== the baseline ==
==> flow/design.v <==
module top_level(f1,f2,p,in_1,in_2,out,clk,clk2);
input [7:0]in_1, in_2;
input clk;
input clk2;
input [15:0]p;   
input [15:0]f1,f2;  
output [15:0]out;
wire [15:0]a,b;
wire [15:0]r1,r2,r3,r4,r5;
convert inst_1(.float(a), .int8(in_1), .clk(clk));  
convert inst_2(.float(b), .int8(in_2), .clk(clk));
mult inst_3(.B(f1), .C(r1), .A(a), .clk(clk));   
mult inst_4(.B(f2), .C(r2), .A(b), .clk(clk));
main_adder inst_5 (.AA(r1), .BB(r2),.clk(clk), .R_add(r3)); 
mux inst_6(.in1(r4), .in2(p), .sel(clk2), .out(r5));  
main_adder inst_7 (.AA(r3), .BB(r5),.clk(clk), .R_add(r4));  
assign out=r4;
endmodule
module convert( float, int8,clk);
input clk;
output [15:0] float;
input [7:0] int8;
reg [4:0] exp;
reg [9:0] mantissa;
integer i;
always @(negedge clk)
begin
if(int8 != 8'b0) 
begin
for(i = 0; i < 8; i = i + 1)
    if(int8[i]) 
      exp = i;
      if(exp < 10)
      mantissa = int8 << (10 - exp);
      else
      mantissa = int8;
      exp = exp + 15;
 end
else begin
 mantissa=0;
exp=0;
    end
end
assign float = {1'b0, exp, mantissa};
endmodule
module mult(B,C, A, clk);
input  [15:0]A;
input clk;
input [15:0]B;
output reg    [15:0]C;
wire          [5:0]e;   
wire           [21:0]m;  
wire            [10:0]A_m;     
wire            [10:0]B_m;     
reg           [4:0]C_e;  
wire            C_sign;  
reg           [9:0]C_m;  
assign C_sign=(A[15]^B[15]); 
assign e[5:0]=(A[14:10]+B[14:10]-4'b1111); 
assign A_m[10:0]={1'b1, A[9:0]};
assign B_m[10:0]={1'b1, B[9:0]};
assign m[21:0]=(A_m[10:0])*(B_m[10:0]);   
always@(posedge clk)
begin
if (A==0)   
  begin
  C<=16'b0;
  end
else begin
    if (m[21]==1'b1) 
    begin
    C_m=m[20:11];
    C_e=e[4:0]+m[21];
    C<={C_sign,C_e[4:0],C_m[9:0]};
    end 
    else begin
    C_m=m[19:10];
    C_e=e[4:0]+m[21];
    C<={C_sign,C_e[4:0],C_m[9:0]};
    end
end
end
endmodule
module main_adder (AA, BB,clk, R_add);
input [15:0] AA, BB; 
input clk;             
output  [15:0] R_add;                
wire [14:0]temp_Sum_M_C; 
wire [13:0]temp_Sub_M_C, temp_lza_count_reg;
wire [15:0]temp_L, temp_S;
compare_adder inst_1  (.C_L(temp_L), .C_S(temp_S), .A(AA), .B(BB),.clk(clk));  
shift_adder inst_2    ( temp_sign, temp_Sum_M_C, temp_Sub_M_C, temp_lza_count_reg, temp_L, temp_S,clk);
adder inst_3          (R_add, temp_L, temp_S, temp_sign, temp_Sum_M_C, temp_Sub_M_C, temp_lza_count_reg,clk );
endmodule
module compare_adder (C_L, C_S, A, B,clk);
input [15:0] A, B;
input clk;
output reg[15:0] C_L, C_S;
always@ (posedge clk)
if (A[14:0]>=B[14:0])
 begin
C_L<=A[15:0]; C_S<=B[15:0];
 end
 else begin
C_L<=B[15:0]; C_S<=A[15:0];
 end
endmodule
module shift_adder ( sign, Sum_M_C, Sub_M_C, lza_count_reg,L, S,clk);
input [15:0] L, S;  
input clk;             
output reg sign;                       
reg [13:0] M_C_L, M_C_S;        
reg [13:0]M_C_Lnew, M_C_Snew;   
output  reg[14:0] Sum_M_C;             
output  reg[13:0] Sub_M_C;            
reg [13:0] Sub_M_CS;                     
output reg [13:0] lza_count_reg;                
reg [4:0] count; 
always@ (*)
begin
M_C_L[13:0]={1'b1, L[9:0], 3'b000};                      
M_C_S[13:0]={1'b1, S[9:0], 3'b000};
sign=L[15];                                              
M_C_Snew[13:0]=M_C_S[13:0]>>(L[14:10]-S[14:10]);         
M_C_Lnew[13:0]=M_C_L[13:0];                              
Sum_M_C[14:0]=M_C_Lnew[13:0]+ M_C_Snew[13:0];            
Sub_M_C[13:0]=M_C_Lnew[13:0]- M_C_Snew[13:0];            
begin 
lza_count_reg=14;                                            
for( count=0; count<14; count=count+1 ) 
if( Sub_M_C[ count ] ) 
lza_count_reg=13-count; 
end 
end
endmodule
module adder(R_add, L, S, sign, Sum_M_C, Sub_M_C,lza_count_reg,clk );
input clk;
input [15:0] L, S;               
input sign;                       
input [14:0] Sum_M_C;             
input [13:0] Sub_M_C;            
reg [13:0] Sub_M_CS;                     
input [13:0] lza_count_reg;                
output reg [15:0] R_add;                
always @(posedge clk)
begin
if (L==0 &  S==0)
  begin
  R_add<=16'b0;
  end
  else begin
if (L[15]^S[15]==0)            
 begin
R_add[15]<=sign;                      
R_add[14:10]<=L[14:10]+Sum_M_C[14];   
 if (Sum_M_C[14]==1)
 begin
 R_add[9:0]<=Sum_M_C[13:4];
 end 
 else begin
 R_add[9:0]<=Sum_M_C[12:3];             
 end
 end 
 else begin                         
R_add[15]<=sign;
R_add[14:10]<=L[14:10]-lza_count_reg;
Sub_M_CS[13:0]=(Sub_M_C[13:0]<<lza_count_reg);
R_add[9:0]<=Sub_M_CS[12:3];          
end
end
end
endmodule
module mux(in1, in2, sel, out);  
input [15:0]in1,in2;
input sel;
output reg [15:0]out;
 always @ (*)  
 begin : MUX        
   if (sel == 1'b0) begin
      out = in1;
   end else begin
       out = in2 ;
   end
end
endmodule  
Settings: LEC_CHECK=0, ABC_AREA=1, CAP_MARGIN=20, CORE_ASPECT_RATIO=1.81, CORE_MARGIN=9, CORE_UTILIZATION=66, CTS_CLUSTER_DIAMETER=96, MAX_ROUTING_LAYER=met5, MIN_ROUTING_LAYER=met1, PLACE_DENSITY_LB_ADDON=0.0, SETUP_SLACK_MARGIN=-1.91, SLEW_MARGIN=20; clock period 20.0 ns.
run.sh (not shown) runs the stock make flow with config.mk's settings and CLKGATE_MAP_FILE=.
The baseline finished end to end and its layout was clean on timing, DRC and antenna.
diff inputs: the baseline => the candidate
- CORE_UTILIZATION: 66 -> 58
- TNS_END_PERCENT: unset -> 70
- CTS_CLUSTER_DIAMETER: 96 -> 55
- CTS_CLUSTER_SIZE: unset -> 11
- CORE_ASPECT_RATIO: 1.81 -> 0.5
## What came out
Both conditions hold for the candidate: the flow ran to the end and the final layout passed the timing, design-rule and antenna checks. Compared with the baseline, in the candidate multi-input gate area in the final layout barely changed, routed length on met3 climbed about 5%. Re total core area: the baseline and the candidate aren't equal, and the higher value belongs to the candidate. met2 usage for the candidate is lower than for the baseline. The standard cell with the maximum stage delay on the critical path comes out sky130_fd_sc_hd__xnor2_1 in one run and sky130_fd_sc_hd__dfxtp_1 in the other, namely in the candidate and the baseline respectively. Compared with the baseline, the candidate shows via-per-instance ratio that has gone down by a few percent. Diff the baseline -> the candidate: simple-gate share of the synthesized area saw little to no change, via count of the first global-routing pass went down by about 9%, proportion of cell area occupied by registers shows no meaningful change, via count fell by 743, setup slack saw a decrease.

========
Setup of oak:
Starts from the design.v that is shown in full above.
Settings: LEC_CHECK=0, ABC_AREA=1, CAP_MARGIN=20, CORE_ASPECT_RATIO=0.5, CORE_MARGIN=2, CORE_UTILIZATION=72, CTS_CLUSTER_DIAMETER=397, CTS_CLUSTER_SIZE=96, SLEW_MARGIN=20, TNS_END_PERCENT=5; clock period 7.4 ns.
oak: flow complete, layout not clean; failing: negative setup slack
Relative to oak, the following input files were edited for pine:
- a deleted TNS_END_PERCENT that had been 5
- a deleted CORE_ASPECT_RATIO that had been 0.5
- a deleted ABC_AREA that had been 1
- a deleted CTS_CLUSTER_SIZE that had been 96
- a change of CORE_UTILIZATION from 72 to 40
- a deleted CTS_CLUSTER_DIAMETER that had been 397
- a change of the clock period (ns, I/O delays scaled along) from 7.4 to 13.3
[summary]
The sole clean run among oak and pine is pine.
STATUS run=oak STAGES=ALL_DONE FINAL_CHECKS=FAILED CAUSE=negative setup slack
[compare] base=oak new=pine: total vias in the final route dropped 2804, synthesized-area fraction occupied by xor and xnor cells moved up.
Looking at core utilization before placement across oak and pine, the one that comes out higher is oak.
Placer's final routability congestion estimate, oak and pine: smaller value in pine
In the reports for oak and pine, the larger iteration count of the initial detailed-routing pass belongs to oak.
In terms of design area, pine and oak differ only marginally.
Looking at cell area after technology mapping, pine sits above oak.
When pine is set beside oak, its actual transition at the worst max-transition pin turns out to be 0.030 ns smaller.
Compared pine vs oak, and number of rows in the core area is up in pine.
Width of the die went down by a few percent going from oak to pine.

========
Setup of amber:
RTL: the design.v shown in full above, as it stands there.
Settings: LEC_CHECK=0, CAP_MARGIN=20, CORE_MARGIN=2, CORE_UTILIZATION=69, PLACE_DENSITY=0.66, SLEW_MARGIN=20; clock period 10.3 ns.
The layout from amber, despite a flow that completed every stage, fails the layout checks, with the failing checks listed as setup timing.
Input changes introduced in tundra (baseline for comparison: amber):
Settings: PLACE_DENSITY now 0.42, was 0.66; ABC_AREA now 1, previously not set; CORE_UTILIZATION now 71, was 69; the clock period (ns, I/O delays scaled along) now 18.2, was 10.3.
- Compared with amber, tundra shows relative slew slack lower by 5.6 points.
- Looking at initial antenna violation count, tundra sits below amber.
- Summary of tundra over amber: global-route usage fell by 2.1 points; die span in y fell by 6.4 µm; worst-case hold slack fell by 0.074 ns.
- The final layout from tundra, which completed every stage, passed the timing, design-rule and antenna checks at the end of the flow.
- Compared with amber, tundra shows a lower area fraction in mux cells.
- tundra vs amber, non-clock buffer area fraction after layout went down by 4.6 points.
- amber vs tundra, top routing layer in use: met5 vs met4
- For the critical path's largest stage delay, tundra came in 0.06 ns higher than amber did.
Edits applied to the flow inputs when going from tundra to pepper:
Settings: PLACE_DENSITY now 0.66, was 0.42; ABC_AREA no longer set, was 1; CORE_UTILIZATION now 72, was 71; the clock period (ns, I/O delays scaled along) now 10.2, was 18.2.
==> results <==
- Xor/xnor share of the synthesized area came out higher on pepper than on tundra.
- In the summary table, pepper is marked failed, with error ODB-0269 raised in 5_1_grt.
- Max vertical die size across tundra and pepper: pepper
- Summary of pepper over tundra: worst setup slack before clock tree synthesis fell by 3.32 ns; post-CTS setup-driven buffer insertion count rose by 25; total nets after synthesis fell by 308; area share of and-or/or-and cells after synthesis rose by 6.8 points; cell total in the yosys stat output fell by about 11%.
- Measured against tundra, the count of mapped cells out of synthesis of pepper comes out at 0.891 times the reference value.
Setup changes, pepper to garnet
Settings: TNS_END_PERCENT newly set to 5; CTS_CLUSTER_SIZE newly set to 96; CTS_CLUSTER_DIAMETER newly set to 343; PLACE_DENSITY removed (was 0.66); ABC_AREA newly set to 1; the clock period (ns, I/O delays scaled along) changed from 10.2 to 7.4.
### Flow results
- Compared with pepper, garnet shows a lower xor and xnor fraction of the mapped netlist area.
- pepper → garnet: flop and latch count out of synthesis held steady, placement row count shrank by about 1.6%, mux cell area share after synthesis down 5.2 points.
- The die used by garnet is smaller than the one used by pepper.
- Re cell count after placement: garnet and pepper aren't equal, and the higher value belongs to garnet.
- Compared with pepper, garnet shows a lower core area.
- From the logs: garnet reached the end of the flow and failed the layout checks with setup timing.
- Against pepper, instance area at placement in garnet fell slightly.
